// attitude_estimation
module attitude_estimation(
    input clk,
    input reset,
    output SCLK,
    output MOSI,
    input  MISO_G,
    output SS_G,
    input  MISO_A,
    output SS_A,
    output [15:0] gyro_x,
    output [15:0] gyro_y,
    output [15:0] accl_x,
    output [15:0] accl_y,
    output [15:0] accl_z
    );
Size: about 4600 cells after synthesis, roughly 230 flip-flops, about 88 I/O pins, ~40000 sq um of cells after synthesis.
clock: 5.3 ns
lec_check: 0
cap_margin: 20
core_margin: 2
core_utilization: 72
cts_cluster_size: 51
place_density_lb_addon: 0.0
setup_slack_margin: 1.36
slew_margin: 20
run.sh (not shown) runs the stock make flow with config.mk's settings and CLKGATE_MAP_FILE=.
The baseline failed in clock tree synthesis (4_1_cts) (DPL-0038).
Change:
--- a/flow/config.mk
+++ b/flow/config.mk
@@ -9,6 +9,6 @@
 export CORE_MARGIN = 2
 export CORE_UTILIZATION = 72
-export CTS_CLUSTER_SIZE = 51
+export MAX_ROUTING_LAYER = met4
 export PLACE_DENSITY_LB_ADDON = 0.0
-export SETUP_SLACK_MARGIN = 1.36
+export SETUP_SLACK_MARGIN = 3.19
 export SLEW_MARGIN = 20
==> flow/constraint.sdc (replaced) <==
create_clock -name core_clock -period 10.8 [get_ports {clk}]
set_input_delay 2.1600 -clock core_clock [delete_from_list [all_inputs] [get_ports {clk}]]
set_output_delay 2.1600 -clock core_clock [all_outputs]
set_load 0.01 [all_outputs]
=> This time the run never finished: it broke off in global routing (5_1_grt); die size stays the same; synthesized area stays the same; synthesized cell count stays the same.


## run 1
Starting RTL as in the previous note.
export LEC_CHECK = 0
export ABC_AREA = 1
export CAP_MARGIN = 15
export CORE_MARGIN = 2
export CORE_UTILIZATION = 72
export CTS_CLUSTER_DIAMETER = 87
export PLACE_DENSITY = 0.36
export SLEW_MARGIN = 20
create_clock -name core_clock -period 11.4 [get_ports {clk}]
Edits applied to the flow inputs when going from run 1 to run 2:
- ABC_AREA no longer set, was 1
- CORE_UTILIZATION now 26, was 72
- CTS_CLUSTER_DIAMETER no longer set, was 87
- CAP_MARGIN now 20, was 15
- PLACE_DENSITY no longer set, was 0.36
- the clock period (ns, I/O delays scaled along) now 14.6, was 11.4
[summary]
Run 2 went all the way through synthesis, placement and routing and the layout is clean on timing, DRC and antenna.
Run 1 was carried through to the last stage, and its layout satisfied the timing, DRC and antenna checks.
Worst setup slack: run 2 higher than run 1
Looking at run 2 and run 1, the tightest hold margin is a wash.
What run 2 reported for routed wire length per instance has to be multiplied by 1.20 to get the figure for run 1.
From run 1 to run 2 the numbers moved as follows: core utilization fell 50 points, met3 usage in global routing saw a decrease, power now smaller.
--- input diff run 2..run 3 ---
- changing CORE_UTILIZATION from 26 to 10
- changing the clock period (ns, I/O delays scaled along) from 14.6 to 22.1
Results
Result: PASS for each of run 2 and run 3
Going from run 2 to run 3, the area overhead of the layout relative to synthesis was found to have gone up by 10 points.
Diff run 2 -> run 3 | average via count per standard cell | decrease of 33%
Changes observed in run 3 relative to run 2: sequential share of layout area -0.89 points; routed wire length +about 5.5%; die size +about 160%; maximum single-stage delay on the critical path +240 ps.
On wire length of the first global-routing pass, run 3 does worse than run 2.
Cmp run 3 vs run 2: clock tree skew after final layout lower in run 3
Relative to run 2, cell area reported after detailed placement has increased by 0.0040 sq mm in run 3.
Against run 2 as the reference, run 3 delivers a higher clock buffer count in the final layout.
Taking run 2 as the reference point, the data arrival time of the worst path of run 3 rises by 580 ps.
diff inputs: run 3 => run 4
- swapping 10 for 40 in CORE_UTILIZATION
- swapping 22.1 for 16.0 in the clock period (ns, I/O delays scaled along)
### Flow results
- Run 4 was carried through to the last stage, and its layout satisfied the timing, DRC and antenna checks.
- Looking at destination of the critical timing path, the preprocessor.Unit_Delay2_out1[10]$_SDFFE_PP0P_ result is from run 3; the preprocessor.Unit_Delay3_out1[10]$_SDFFE_PP0P_ one comes from run 4.
- Run 4 ends up with a total power that is about 40% higher than in run 3.
- [compare] base=run 3 new=run 4: share of cell area taken by flip-flops and latches now sits higher, first-pass GRT wire length went down.
Power is estimated from default activity; no workload was simulated.
